## job 8561
==> flow/design.v <==
`timescale 1ns / 1ps
module apb_master#(parameter addr_width =5 , data_width = 16) (
    input bit pclk,                   
    input bit preset_n,               
    input logic pready,               
    input logic transfer,             
    input logic [data_width - 1 : 0] prdata,  
    input logic [addr_width - 1 : 0] apb_paddr,  
    input logic [data_width - 1 : 0] apb_pwdata,  
    input logic apb_control,          
    output logic [addr_width - 1 : 0] paddr,  
    output logic pselx,               
    output bit penable,               
    output logic pwrite,              
    output logic [data_width - 1 : 0] pwdata,  
    output logic [data_width / 8 - 1 : 0] pstrb,  
    output logic [data_width - 1 : 0] apb_prdata  
);
localparam logic [2:0] idle   = 3'b001;  
localparam logic [2:0] setup  = 3'b010;  
localparam logic [2:0] access = 3'b100;  
logic [2:0] present_state, next_state;   
logic [data_width - 1 : 0] temp_apb_prdata;
always_ff @(posedge pclk, negedge preset_n) begin
    if (!preset_n)
        present_state <= idle;       
    else
        present_state <= next_state;  
end
always_comb begin
    case (present_state)
        idle: begin
            if (transfer) begin
                next_state = setup;
            end else begin
                next_state = idle;
            end
        end
        setup: begin
            if (transfer) begin 
                next_state = access;
            end else begin
                next_state = idle;
            end
        end
        access: begin
            if (pready == 'b1) begin
                next_state = idle;
            end else begin
                next_state = access;  
            end
        end
        default: next_state = idle;   
    endcase
end
always_comb begin
    case (present_state)
        idle: begin
            pselx   = 'b0;   
            penable = 'b0;   
        end
        setup: begin
            pselx   = 'b1;   
            penable = 'b0;   
        end
        access: begin
            pselx   = 'b1;   
            penable = 'b1;   
        end
        default: begin
            pselx   = 'b0;
            penable = 'b0;
        end
    endcase
end           
always_comb begin
    if ((present_state == setup) || (present_state == access)) begin
        paddr = apb_paddr;  
        if (apb_control) begin  
            pwdata = apb_pwdata;
        end else begin  
            pwdata = 'b0;
        end
    end else begin  
        paddr = 'b0;
        pwdata = 'b0;
    end
end
always_ff @(posedge pclk, negedge preset_n) begin
    if (!preset_n) begin
        temp_apb_prdata <= '0;
    end else if (pready && !apb_control) begin
        temp_apb_prdata <= prdata;
    end
end
always_comb begin
    if (pwrite && pselx && penable) begin
        pstrb = {data_width / 8 {1'b1}};
    end else begin
        pstrb = 'b0;  
    end
end
assign pwrite = apb_control;
assign apb_prdata=temp_apb_prdata;
endmodule
`timescale 1ns / 1ps
module apb_slave#(
    parameter addr_width = 5,
    parameter data_width = 16
)(
    input  logic pclk,
    input  logic preset_n,
    input  logic pselx,
    input  logic penable,
    input  logic pwrite,
    input  logic [addr_width - 1 : 0] paddr,
    input  logic [data_width - 1 : 0] pwdata,
    output logic [data_width - 1 : 0] apb_spwdata,
    output logic [data_width - 1 : 0] prdata,
    output logic pready
);
    logic [data_width-1:0] mem [0:2**addr_width]; 
    typedef enum logic [1:0] {
        IDLE = 2'b00,
        SETUP = 2'b01,
        ACCESS = 2'b10
    } state_t;
    state_t present_state, next_state;
    always_ff @(posedge pclk or negedge preset_n) begin
        if (!preset_n)
            present_state <= IDLE;
        else
            present_state <= next_state;
    end 
    always_comb begin
        case (present_state)
            IDLE: begin
                if (pselx && !penable)  
                    next_state = SETUP;
                else
                    next_state = IDLE;
            end
            SETUP: begin
                if (pselx && penable)  
                    next_state = ACCESS;
                else
                    next_state = IDLE;
            end
            ACCESS: begin
                if (!pselx)  
                    next_state = IDLE;
                else
                    next_state = SETUP;  
            end
            default: next_state = IDLE;
        endcase
    end
    always_ff @(posedge pclk or negedge preset_n) begin
        if (!preset_n)
            pready <= 1'b0;
        else if (present_state == ACCESS)
            pready <= 1'b1;
        else
            pready <= 1'b0;
    end
    always_ff @(posedge pclk) begin
       if (pready && pwrite) begin
            mem[paddr] <= pwdata;
            apb_spwdata <= pwdata;
        end
    end
    always_ff @(posedge pclk) begin
        if (pready && !pwrite)
            prdata <= mem[paddr];
    end
endmodule
`timescale 1ns / 1ps
module apb_wrapper#(parameter addr_width = 5, data_width = 16)(
    input bit pclk,                   
    input bit preset_n,               
    input logic transfer,  
    input logic [addr_width - 1 : 0] apb_paddr,  
    input logic [data_width - 1 : 0] apb_pwdata,  
    input logic apb_control ,         
    output logic [data_width - 1 : 0] apb_spwdata,   
    output logic [data_width - 1 : 0] apb_prdata  
    );
    logic [addr_width-1:0] paddr;
    logic pselx;
    bit penable;
    logic pwrite;
    logic [data_width-1:0] pwdata;
    logic [data_width/8-1:0] pstrb; 
    logic                    pready;
    logic [data_width -1:0]  prdata;
    apb_master #(.addr_width(addr_width), .data_width(data_width)) DUT (
        .pclk(pclk),
        .preset_n(preset_n),
        .pready(pready),
        .transfer(transfer),
        .prdata(prdata),
        .apb_paddr(apb_paddr),
        .apb_pwdata(apb_pwdata),
        .apb_control(apb_control),
        .paddr(paddr),
        .pselx(pselx),
        .penable(penable),
        .pwrite(pwrite),
        .pwdata(pwdata),
        .pstrb(pstrb),
        .apb_prdata(apb_prdata)
    );
     apb_slave #(
        .addr_width(addr_width),
        .data_width(data_width)
    ) dut (
        .pclk       (pclk),
        .preset_n   (preset_n),
        .pselx      (pselx),
        .penable    (penable),
        .pwrite     (pwrite),
        .paddr      (paddr),
        .pwdata     (pwdata),
        .apb_spwdata(apb_spwdata),
        .prdata     (prdata),
        .pready     (pready)
    );
endmodule
Settings: LEC_CHECK=0, CAP_MARGIN=20, CORE_MARGIN=2, CORE_UTILIZATION=72, SETUP_SLACK_MARGIN=-0.29, SLEW_MARGIN=20; clock period 3.6 ns.
run.sh (not shown) runs the stock make flow with config.mk's settings and CLKGATE_MAP_FILE=.
Job 8561 finished every stage and its layout cleared the timing, DRC and antenna checks.
Relative to job 8561, the following input files were edited for job 9514:
- a change of SETUP_SLACK_MARGIN from -0.29 to 0.53
- an added PLACE_DENSITY of 0.66
- a change of the clock period (ns, I/O delays scaled along) from 3.6 to 4.15
Results
- Changes observed in job 9514 relative to job 8561: global-route usage decreased by 0.92 points relative to the old numbers; area added between synthesis and finish decreased by 1.4 points relative to the old numbers; non-clock buffer count decreased by about 10% relative to the old numbers.
## Diff of input files: job 1386 against job 9514
- a deleted PLACE_DENSITY that had been 0.66
- a deleted SETUP_SLACK_MARGIN that had been 0.53
- a change of CORE_UTILIZATION from 72 to 40
- a change of the clock period (ns, I/O delays scaled along) from 4.15 to 4.09
## What came out
When job 1386 is measured against job 9514, its final area turns out about 2.8% higher. Between job 1386 and job 9514, it is job 1386 whose met2 track demand over resource is lower, by 25 points. Going from job 9514 to job 1386, cell count grew by more than 10%. Worst hold slack delta for job 1386 relative to job 9514: 55 ps lower.
Input-level comparison between job 4684 and job 1386:
- CORE_UTILIZATION: 40 -> 10
- the clock period (ns, I/O delays scaled along): 4.09 -> 5.06
## What came out
From job 1386 to job 4684, synthesis area per yosys did not move at all.
Routed wire length deteriorates in job 4684 relative to job 1386.
Job 4684 finished every step from synthesis to the final layout, and the layout passed the timing, DRC and antenna checks.
Higher die area goes to job 4684 over job 1386.
Top layer reached by signal wires = met5: job 4684; top layer reached by signal wires = met4: job 1386
Compared with job 1386, job 4684 shows a higher register-to-register slack.
| critical path required time | job 4684 vs job 1386 | 820 ps higher |
Re insertion delay of the later-clocked pin in the worst-skew pair: job 4684 and job 1386 aren't equal, and the lower value belongs to job 4684.
Across both runs, total power was lower for job 4684 than for job 1386.
Power and IR drop assume default switching activity.
